// cpu
module cpu 
	(output wire [7:0] address,
	 output wire [7:0] to_memory,
	 output wire write,
	 input wire [7:0] from_memory, 
     input wire clk, reset);
For scale: ~940 cells after synthesis, ~0.0059 sq mm of cells after synthesis.
Settings: LEC_CHECK=0, ABC_AREA=1, CAP_MARGIN=20, CORE_ASPECT_RATIO=1.3, CORE_MARGIN=2, CORE_UTILIZATION=72, CTS_CLUSTER_DIAMETER=320, CTS_CLUSTER_SIZE=98, PLACE_DENSITY=0.86, SLEW_MARGIN=20; clock period 3.07 ns.
run.sh (not shown) runs the stock make flow with config.mk's settings and CLKGATE_MAP_FILE=.
Next try:
Settings changed: ABC_AREA 1 to unset, CORE_ASPECT_RATIO 1.3 to unset, CORE_UTILIZATION 72 to 64, CTS_CLUSTER_DIAMETER 320 to unset, CTS_CLUSTER_SIZE 98 to unset, PLACE_DENSITY 0.86 to unset.
Clock period 3.07 ns to 4.03 ns, I/O delays scaled along.
Outcome:
- The new run went through all stages and came out clean
- worst setup slack improved by 0.037 ns
- die size came out higher by about 17%
- utilization came out lower by 11 points
- via count came out lower by 0.67%
Next try:
Settings changed: CORE_UTILIZATION 64 to 63, CTS_CLUSTER_SIZE set to 42.
Clock period 4.03 ns to 2.84 ns, I/O delays scaled along.
Outcome: Now the flow never finished: it broke off in 5_1_grt. Die area went up by about 1.5%. Synthesized cell count stays the same. Area after synthesis is unchanged.
Next try:
Settings changed: CORE_UTILIZATION 63 to 40, CTS_CLUSTER_SIZE 42 to unset.
Clock period 2.84 ns to 5.51 ns, I/O delays scaled along.
The new run went through all stages and came out clean.
Area after synthesis stays the same.
Synthesized cell count does not change.
Die area is higher by 55%.
Next try:
Settings changed: ABC_AREA set to 1, CORE_UTILIZATION 40 to 62, CTS_CLUSTER_SIZE set to 94.
Clock period 5.51 ns to 7.19 ns, I/O delays scaled along.
Effect: Synthesized cell count increases by 16%; cell area decreases by 3.9%; sequential share of layout area increases by 0.77 points; first-iteration DRC count decreases by 30%; worst setup slack improves by 1.9 ns; flip-flop count stays the same; count of clock-buffer cells in the layout increases by 1.


Starting RTL as in the previous note.
clock: 3.77 ns
lec_check: 0
cap_margin: 20
cell_pad_in_sites_detail_placement: 0
core_aspect_ratio: 1.14
core_margin: 2
core_utilization: 71
cts_cluster_diameter: 339
min_routing_layer: met1
place_density: 0.35
setup_slack_margin: -0.28
slew_margin: 20
The first run finished but fails on setup timing.
Next try:
- ABC_AREA: unset -> 1
- CORE_UTILIZATION: 71 -> 72
- CTS_CLUSTER_SIZE: unset -> 15
- PLACE_DENSITY: 0.35 -> unset
- PLACE_DENSITY_LB_ADDON: unset -> 0.08
- SETUP_SLACK_MARGIN: -0.28 -> unset
- clock period: 3.77 -> 3.09 ns (I/O delays scaled with it)
Result:
- The changed run completed with no timing, DRC or antenna violations
- core utilization increases by 3.2 points
- via count drops by 2.7%
- wire length is lower by 13%
- worst setup slack is better by 180 ps
- global-route usage came out lower by 1.8 points
- sequential share of layout area came out higher by 0.36 points
- sequential cell count stays the same
- final area drops by 1.6%
- die size fell by 5.3%
Next try:
- CORE_ASPECT_RATIO: 1.14 -> 0.83
- PLACE_DENSITY: unset -> 0.35
- PLACE_DENSITY_LB_ADDON: 0.08 -> unset
- SETUP_SLACK_MARGIN: unset -> 0.76
The new run died in global routing (5_1_grt), error GRT-0232.
Synthesized area stays the same.
Die size is about the same.
Synthesized cell count is unchanged.
Next try:
- ABC_AREA: 1 -> unset
- CORE_ASPECT_RATIO: 0.83 -> 0.5
- CORE_UTILIZATION: 72 -> 45
- CTS_CLUSTER_SIZE: 15 -> 93
- PLACE_DENSITY: 0.35 -> unset
- SETUP_SLACK_MARGIN: 0.76 -> unset
- TNS_END_PERCENT: unset -> 15
- clock period: 3.09 -> 8.14 ns (I/O delays scaled with it)
What happened: With this change the flow went through all stages and came out clean. Synthesized area came out higher by 4.4%. Die size came out higher by 64%. Synthesized cell count came out lower by 13%.


alpha:
Starting RTL as in the previous note.
make LEC_CHECK=0 CAP_MARGIN=20 CELL_PAD_IN_SITES_DETAIL_PLACEMENT=0 CORE_ASPECT_RATIO=0.5 CORE_MARGIN=2 CORE_UTILIZATION=67 CTS_CLUSTER_DIAMETER=339 CTS_CLUSTER_SIZE=93 MIN_ROUTING_LAYER=met1 PLACE_DENSITY=0.41 SETUP_SLACK_MARGIN=1.9 SLEW_MARGIN=20 TNS_END_PERCENT=15 finish   # period 8.14 ns
alpha ended with every stage complete and zero timing, DRC or antenna violations.
Modified inputs, beta compared to alpha
- changing CELL_PAD_IN_SITES_DETAIL_PLACEMENT from 0 to 2
- changing CORE_ASPECT_RATIO from 0.5 to 1.65
- setting CELL_PAD_IN_SITES_GLOBAL_PLACEMENT to 0 for the first time
- removing SETUP_SLACK_MARGIN (formerly 1.9)
- setting MAX_ROUTING_LAYER to met4 for the first time
- setting GPL_TIMING_DRIVEN to 1 for the first time
- changing CTS_CLUSTER_SIZE from 93 to 49
- setting GPL_ROUTABILITY_DRIVEN to 1 for the first time
- changing PLACE_DENSITY from 0.41 to 0.76
- setting ABC_AREA to 1 for the first time
- changing MIN_ROUTING_LAYER from met1 to met2
- changing CORE_UTILIZATION from 67 to 54
### Flow results
The log for beta ends in detailed placement with error DPL-0033, so the run never completed. Sort alpha and beta by horizontal die dimension, descending, and alpha comes first. Floorplan row count (beta / alpha): 2.0. Register area share after synthesis: alpha and beta compared, higher one is beta. Between alpha and beta, the flow reports area after synthesis decreasing by a few percent. beta -> alpha: xor/xnor share of the synthesized area flat. beta: effective utilization at floorplan 15 points below alpha. Changes observed in beta relative to alpha: yosys-reported design area after synthesis dropped about 4%; area share of and-or/or-and cells after synthesis lower; count of different cell masters after synthesis went down by 43.
Here is what was changed in the inputs of gamma compared with beta.
- CELL_PAD_IN_SITES_GLOBAL_PLACEMENT: 0 -> unset
- TNS_END_PERCENT: 15 -> unset
- PLACE_DENSITY: 0.76 -> unset
- CTS_CLUSTER_SIZE: 49 -> unset
- ABC_AREA: 1 -> unset
- GPL_ROUTABILITY_DRIVEN: 1 -> unset
- CELL_PAD_IN_SITES_DETAIL_PLACEMENT: 2 -> unset
- CTS_CLUSTER_DIAMETER: 339 -> unset
- CORE_ASPECT_RATIO: 1.65 -> unset
- CORE_UTILIZATION: 54 -> 40
- GPL_TIMING_DRIVEN: 1 -> unset
- MAX_ROUTING_LAYER: met4 -> unset
- MIN_ROUTING_LAYER: met2 -> unset
- the clock period (ns, I/O delays scaled along): 8.14 -> 8.0
==> results <==
gamma: all stages complete, timing, DRC and antenna checks passed. Looking at post-synthesis adder-cell area fraction across gamma and beta, the one that comes out lower is gamma. Summary of gamma over beta: die extent in y went down by 10 um; fraction of the mapped netlist area in compound gates went up by 16 points; number of cells in Yosys stat went down by 127. Basic-gate share of the synthesized area counting and, or, nand and nor cells sits lower in gamma than in beta. Between gamma and beta, it is gamma whose synthesized cell count is lower, by about 13%. Relative to beta, core utilization at floorplan decreased by 14 points in gamma. Of gamma and beta, the lower count of different cell masters after synthesis belongs to beta. On gamma: full die area is about 40% higher than what beta gave. [diff] combined area of all synthesized cells, gamma relative to beta: regression.
diff inputs: gamma => delta
- CELL_PAD_IN_SITES_GLOBAL_PLACEMENT: unset -> 2
- CTS_CLUSTER_SIZE: unset -> 53
--- outcome ---
First-pass GRT wire length is higher on delta. Against gamma, delta comes in 1.0 points higher on worst slew margin relative to its limit. Going from gamma to delta, the clock-cell share of area was found to have gone up by 0.29 points. delta improves on gamma in post-route worst hold slack. delta: largest clock skew in the final design higher than gamma. Highest clock frequency the design can meet for delta is lower than for gamma. Looking only at global routing usage summed across all routing layers, and setting everything else aside, the higher value of gamma and delta goes to delta.
